## v2
==> flow/design.v (excerpt) <==
module desiredDrive_reg(
    input clk, rst_n,
    input [11:0] avg_torque,
    input [4:0] cadence,
    input not_pedaling,
    input [12:0] incline,
    input [2:0] scale,
    output logic [11:0] target_curr
);
For scale: about 46 flip-flops, roughly 48 I/O pins, about 11000 µm² of cells after synthesis.
clock: 11.6 ns
lec_check: 0
abc_area: 0
cap_margin: 15
core_margin: 2
core_utilization: 72
cts_cluster_size: 80
gpl_routability_driven: 1
gpl_timing_driven: 1
max_routing_layer: met4
place_density_lb_addon: 0.0
setup_slack_margin: 3.31
slew_margin: 35
tns_end_percent: 90
run.sh (not shown) runs the stock make flow with config.mk's settings and CLKGATE_MAP_FILE=.
Status v2: flow complete, layout not clean - setup timing
Input-level comparison between v30 and v2:
# v2
export LEC_CHECK = 0
export ABC_AREA = 0
export CAP_MARGIN = 15
export CORE_MARGIN = 2
export CORE_UTILIZATION = 72
export CTS_CLUSTER_SIZE = 80
export GPL_ROUTABILITY_DRIVEN = 1
export GPL_TIMING_DRIVEN = 1
export MAX_ROUTING_LAYER = met4
export PLACE_DENSITY_LB_ADDON = 0.0
export SETUP_SLACK_MARGIN = 3.31
export SLEW_MARGIN = 35
export TNS_END_PERCENT = 90
create_clock -name core_clock -period 11.6 [get_ports {clk}]
# v30
export LEC_CHECK = 0
export ABC_AREA = 1
export CAP_MARGIN = 20
export CORE_MARGIN = 2
export CORE_UTILIZATION = 72
export SETUP_SLACK_MARGIN = 0.52
export SLEW_MARGIN = 20
create_clock -name core_clock -period 5.99 [get_ports {clk}]
==> comparison <==
Between v2 and v30, the flow reports cell total in the yosys stat output increasing by more than 10%. The higher final weighted congestion in routability-driven placement came out of v2. v30: aborted in clock tree synthesis (4_1_cts) (tool error). Row number of standard cells after synthesis: v30 higher / v2 lower. In terms of sequential fraction of the synthesis area, v30 and v2 differ only marginally. v2 has a higher portion of netlist area occupied by mux cells than v30. Comparing v2 and v30, the lower arithmetic-cell share of the synthesized area counting full adders, half adders and majority gates is on v30. Going from v2 to v30, post-DP HPWL went up by about 70%; effective utilization at floorplan has increased; floorplan die area rose 190 µm²; synthesis area per yosys shows an increase of about 1.2%.
The inputs of v59 differ from those of v30 as listed below.
# v30
export LEC_CHECK = 0
export ABC_AREA = 1
export CAP_MARGIN = 20
export CORE_MARGIN = 2
export CORE_UTILIZATION = 72
export SETUP_SLACK_MARGIN = 0.52
export SLEW_MARGIN = 20
create_clock -name core_clock -period 5.99 [get_ports {clk}]
# v59
export LEC_CHECK = 0
export ABC_AREA = 1
export CAP_MARGIN = 20
export CORE_MARGIN = 2
export CORE_UTILIZATION = 72
export CTS_CLUSTER_SIZE = 15
export PLACE_DENSITY_LB_ADDON = 0.2
export SLEW_MARGIN = 20
create_clock -name core_clock -period 11.4 [get_ports {clk}]
### Flow results
- FAIL v30 @ clock tree synthesis (4_1_cts): tool exited with error
- v59 had finished all stages when the layout checks came back failing, citing setup timing.
- As far as number of input and output port buffers inserted goes, v59 and v30 are indistinguishable; the numbers are identical.
- The detailed placer's ending HPWL of v59 was superior to that of v30.
- Of v59 and v30, the run reporting the higher instance area after placement was v30.
Inputs modified between v59 and v44:
# v59
export LEC_CHECK = 0
export ABC_AREA = 1
export CAP_MARGIN = 20
export CORE_MARGIN = 2
export CORE_UTILIZATION = 72
export CTS_CLUSTER_SIZE = 15
export PLACE_DENSITY_LB_ADDON = 0.2
export SLEW_MARGIN = 20
create_clock -name core_clock -period 11.4 [get_ports {clk}]
# v44
export LEC_CHECK = 0
export CAP_MARGIN = 20
export CORE_MARGIN = 2
export CORE_UTILIZATION = 64
export SLEW_MARGIN = 20
create_clock -name core_clock -period 9.84 [get_ports {clk}]
- FAIL for each of v44 and v59
- | v44 | all stages done | FAIL | setup timing |
- v44 vs v59: total setup buffers inserted after CTS up in v44
- Measured against each other, v44 and v59 differ in initial antenna violation count, the lower figure coming from v44.
- v44 vs. v59: share of the synthesized netlist area taken by xor and xnor gates went up by 0.98 points.
- Going from v59 to v44, non-clock buffer count climbed about 140%; synthesized cell count dropped about 13%.
- Diff v59 -> v44 | number of cells on the worst reg-to-reg path | decrease of 13
- Side by side, final instance area turned out higher in v44 than in v59.

========
Starting RTL as in the previous note.
make LEC_CHECK=0 ABC_AREA=1 CAP_MARGIN=10 CORE_MARGIN=2 CORE_UTILIZATION=40 CTS_CLUSTER_DIAMETER=31 HOLD_SLACK_MARGIN=0.19 PLACE_DENSITY=0.4 SLEW_MARGIN=35 TNS_END_PERCENT=100 finish   # period 13.0 ns
The baseline went through all stages and came out clean.
Change:
- ABC_AREA: 1 -> default
- CAP_MARGIN: 10 -> 20
- CTS_CLUSTER_DIAMETER: 31 -> 333
- CTS_CLUSTER_SIZE: default -> 100
- HOLD_SLACK_MARGIN: 0.19 -> default
- PLACE_DENSITY: 0.4 -> default
- SLEW_MARGIN: 35 -> 20
- TNS_END_PERCENT: 100 -> 10
The changed run completed with no timing, DRC or antenna violations.
Cell area falls slightly.
Non-clock buffer count rises by 6.
Setup slack got worse by 0.21 ns.
Change:
- CORE_ASPECT_RATIO: default -> 1.05
- CORE_MARGIN: 2 -> 10
- CORE_UTILIZATION: 40 -> 49
- CTS_CLUSTER_DIAMETER: 333 -> default
- CTS_CLUSTER_SIZE: 100 -> 65
- HOLD_SLACK_MARGIN: default -> 0.15
- MAX_ROUTING_LAYER: default -> met4
- SETUP_SLACK_MARGIN: default -> 0.85
- SLEW_MARGIN: 20 -> 40
- TNS_END_PERCENT: 10 -> default
Effect: Via count increases by 2.8%; core utilization came out higher by 12 points; register-to-register slack gets better by 0.44 ns; wire length goes up by 7.6%; setup slack gets better by 0.44 ns.
Change:
- CORE_ASPECT_RATIO: 1.05 -> default
- CORE_MARGIN: 10 -> 2
- CORE_UTILIZATION: 49 -> 40
- CTS_CLUSTER_SIZE: 65 -> default
- HOLD_SLACK_MARGIN: 0.15 -> 0.19
- MAX_ROUTING_LAYER: met4 -> default
- SETUP_SLACK_MARGIN: 0.85 -> default
- SLEW_MARGIN: 40 -> 20
- TNS_END_PERCENT: default -> 10
=> The changed run finished clean. Die area is about the same. Hold slack got worse by 0.012 ns. Global-route usage shrinks by 0.46 points. Core utilization shrinks by 12 points.
Change:
- ABC_AREA: default -> 1
- CAP_MARGIN: 20 -> 10
- CELL_PAD_IN_SITES_GLOBAL_PLACEMENT: default -> 3
- CORE_ASPECT_RATIO: default -> 1.76
- CTS_CLUSTER_DIAMETER: default -> 31
- GPL_ROUTABILITY_DRIVEN: default -> 1
- PLACE_DENSITY: default -> 0.4
- SETUP_SLACK_MARGIN: default -> -1.13
- SLEW_MARGIN: 20 -> 35
- TNS_END_PERCENT: 10 -> 35
The changed run finished but failed the layout checks on negative setup slack.
Count of clock-buffer cells in the layout does not change.
Synthesized area goes up by 1.2%.
First-iteration DRC count goes down by 47%.
Cell area goes up by 1.2%.
Via count goes up by 8.9%.
Clock skew goes down by 0.0050 ns.
Wire length goes up by 31%.
Setup slack gets worse by 0.99 ns.
Cell count goes up by 12%.

========
Starting RTL as in the previous note.
## desiredDrive_reg
module desiredDrive_reg(
    input clk, rst_n,
    input [11:0] avg_torque,
    input [4:0] cadence,
    input not_pedaling,
    input [12:0] incline,
    input [2:0] scale,
    output logic [11:0] target_curr
);
logic [11:0] avg_torque_r;
logic [4:0] cadence_r;
logic not_pedaling_r;
logic [12:0] incline_r;
logic [2:0] scale_r;
logic [11:0] target_curr_nxt;
always_ff @(posedge clk, negedge rst_n) begin
    if (!rst_n) begin
        avg_torque_r <= 12'h000;
        cadence_r <= 5'h00;
        not_pedaling_r <= 1'b0;
        incline_r <= 13'h0000;
        scale_r <= 3'h0;
    end
    else begin
        avg_torque_r <= avg_torque;
        cadence_r <= cadence;
        not_pedaling_r <= not_pedaling;
        incline_r <= incline;
        scale_r <= scale;
    end
end
desiredDrive iDD(.avg_torque(avg_torque_r), .cadence(cadence_r), .not_pedaling(not_pedaling_r),
                 .incline(incline_r), .scale(scale_r), .target_curr(target_curr_nxt));
always_ff @(posedge clk, negedge rst_n) begin
    if (!rst_n)
        target_curr <= 12'h000;
    else
        target_curr <= target_curr_nxt;
end
endmodule
clock: 10.7 ns
lec_check: 0
cap_margin: 20
core_margin: 2
core_utilization: 63
slew_margin: 20
The first run ran to the end with violations: negative setup slack.
Next try:
- ABC_AREA: default -> 1
- SETUP_SLACK_MARGIN: default -> 2.4
- TNS_END_PERCENT: default -> 10
Effect: The new run completed, yet does not pass: negative setup slack. Design area goes down by 0.67%. Global-route usage goes up by 1.1 points. Final cell count goes up by 8.8%. Register-to-register slack is better by 0.13 ns. Worst setup slack is better by 0.13 ns. Routed wire length goes up by 5.9%. Fmax goes up by 1.2%.
Next try:
- ABC_AREA: 1 -> default
- CORE_UTILIZATION: 63 -> 40
- SETUP_SLACK_MARGIN: 2.4 -> default
- TNS_END_PERCENT: 10 -> default
- clock period: 10.7 -> 12.3 ns (I/O delays scaled with it)
After rerunning: With this change the flow finished clean; design area shrinks by 12%; utilization shrinks by 36 points; hold slack improved by 0.15 ns; routed wire length shrinks by 19%; synthesized cell count shrinks by 13%; non-clock buffer count shrinks by 137; global-route usage shrinks by 15 points; first-iteration DRC count shrinks by 41%; worst setup slack improved by 0.99 ns; clock skew stays flat.
Next try:
- CTS_CLUSTER_DIAMETER: default -> 343
- CTS_CLUSTER_SIZE: default -> 100
- TNS_END_PERCENT: default -> 15
- clock period: 12.3 -> 13.0 ns (I/O delays scaled with it)
=>
- clock skew is higher by 0.0066 ns
- global-route usage hardly moves
- sequential cell count stays the same
- first-iteration DRC count rose by 22%
- via count went down by 1.6%
- final area decreases by 2.9%
- critical path depth is higher by 2
- cell count went down by 1.3%
- die size stays the same
- synthesized area stays the same
- routed wire length came out lower by 1.1%
Next try:
- CORE_ASPECT_RATIO: default -> 1.18
- CORE_UTILIZATION: 40 -> 31
- CTS_CLUSTER_DIAMETER: 343 -> default
- CTS_CLUSTER_SIZE: 100 -> default
- SETUP_SLACK_MARGIN: default -> -1.0
- TNS_END_PERCENT: 15 -> default
The changed run went through all stages and came out clean.
Area after synthesis is unchanged.
Cell area increases slightly.

========
The RTL this note starts from:
==> flow/design.v <==
module incline_sat(
    input [12:0] incline,
    output [9:0] incline_sat
);
assign incline_sat = (~incline[12] && |incline[12:9]) ? 10'h1FF : 
                    (incline[12] && ~(&incline[12:9])) ? 10'h200 : incline[9:0];
endmodule
module desiredDrive(
    input [11:0] avg_torque,
    input [4:0] cadence,
    input not_pedaling,
    input [12:0] incline,
    input [2:0] scale,
    output [11:0] target_curr
);
localparam TORQUE_MIN = 12'h380;
localparam TOO_SMALL = 5'h05;
logic [9:0] inc_sat;
incline_sat i1( .incline(incline), .incline_sat(inc_sat));
logic [10:0] incline_factor;
assign incline_factor = {inc_sat[9], inc_sat[9:0]} + 11'd256;
logic [8:0] incline_factor_limit;
assign incline_factor_limit = (incline_factor[10] == 1'b1) ? 9'h000 : (incline_factor[9]) ? 9'h1FF : incline_factor[8:0];
logic [5:0] cadence_factor;
assign cadence_factor = (|cadence[4:1]) ? ({1'b0, cadence} + 6'd32) : 6'h00;
logic [12:0]torque_off;
assign torque_off = {1'b0, avg_torque} - {1'b0, TORQUE_MIN};
logic [12:0] torque_pos;
assign torque_pos = (torque_off[12] == 1'b1) ? 12'h000 : torque_off[11:0];
logic [30:0]assist_prod;
assign assist_prod = not_pedaling ? 30'h00000000 : (torque_pos * incline_factor_limit * cadence_factor * scale);
assign target_curr = (|assist_prod[29:27]) ? 12'hFFF : assist_prod[26:15];
endmodule
module desiredDrive_reg(
    input clk, rst_n,
    input [11:0] avg_torque,
    input [4:0] cadence,
    input not_pedaling,
    input [12:0] incline,
    input [2:0] scale,
    output logic [11:0] target_curr
);
logic [11:0] avg_torque_r;
logic [4:0] cadence_r;
logic not_pedaling_r;
logic [12:0] incline_r;
logic [2:0] scale_r;
logic [11:0] target_curr_nxt;
always_ff @(posedge clk, negedge rst_n) begin
    if (!rst_n) begin
        avg_torque_r <= 12'h000;
        cadence_r <= 5'h00;
        not_pedaling_r <= 1'b0;
        incline_r <= 13'h0000;
        scale_r <= 3'h0;
    end
    else begin
        avg_torque_r <= avg_torque;
        cadence_r <= cadence;
        not_pedaling_r <= not_pedaling;
        incline_r <= incline;
        scale_r <= scale;
    end
end
desiredDrive iDD(.avg_torque(avg_torque_r), .cadence(cadence_r), .not_pedaling(not_pedaling_r),
                 .incline(incline_r), .scale(scale_r), .target_curr(target_curr_nxt));
always_ff @(posedge clk, negedge rst_n) begin
    if (!rst_n)
        target_curr <= 12'h000;
    else
        target_curr <= target_curr_nxt;
end
endmodule
make LEC_CHECK=0 CAP_MARGIN=20 CORE_MARGIN=2 CORE_UTILIZATION=40 CTS_CLUSTER_DIAMETER=63 CTS_CLUSTER_SIZE=100 SLEW_MARGIN=20 TNS_END_PERCENT=20 finish   # period 13.0 ns
The first run finished clean.
==> next run, changes <==
Settings changed: ABC_AREA from default to 1, CTS_CLUSTER_DIAMETER 63 to 31, CTS_CLUSTER_SIZE 100 to default, HOLD_SLACK_MARGIN from default to 0.19, TNS_END_PERCENT 20 to 100.
The changed run produced a clean layout.
Cell count grows by roughly a tenth.
Maximum frequency barely changes.
Wire length goes up by roughly a tenth.
==> next run, changes <==
Settings changed: ABC_AREA 1 to default, CORE_ASPECT_RATIO from default to 1.75, CORE_MARGIN 2 to 10, CTS_CLUSTER_DIAMETER 31 to default, HOLD_SLACK_MARGIN 0.19 to default, MAX_ROUTING_LAYER from default to met5, SLEW_MARGIN 20 to 40, TNS_END_PERCENT 100 to default.
Outcome: Cell count came out lower by roughly a tenth; cell area came out lower slightly; clock-buffer cell count came out lower by 2; maximum frequency came out lower slightly; sequential share of layout area came out higher by 0.15 points; register-to-register slack gets worse by 0.15 ns.
==> next run, changes <==
Settings changed: CORE_UTILIZATION 40 to 49, CTS_CLUSTER_SIZE from default to 65, HOLD_SLACK_MARGIN from default to 0.15, MAX_ROUTING_LAYER met5 to met4.
- worst setup slack improved by 0.091 ns
- die size went down by 16%
- cell area is about the same
- synthesized area stays the same
- register-to-register slack improves by 0.09 ns
- core utilization grows by 10 points
- flip-flop count does not change
- first-iteration DRC count went up by about 30%
- wire length rose by 2.3%
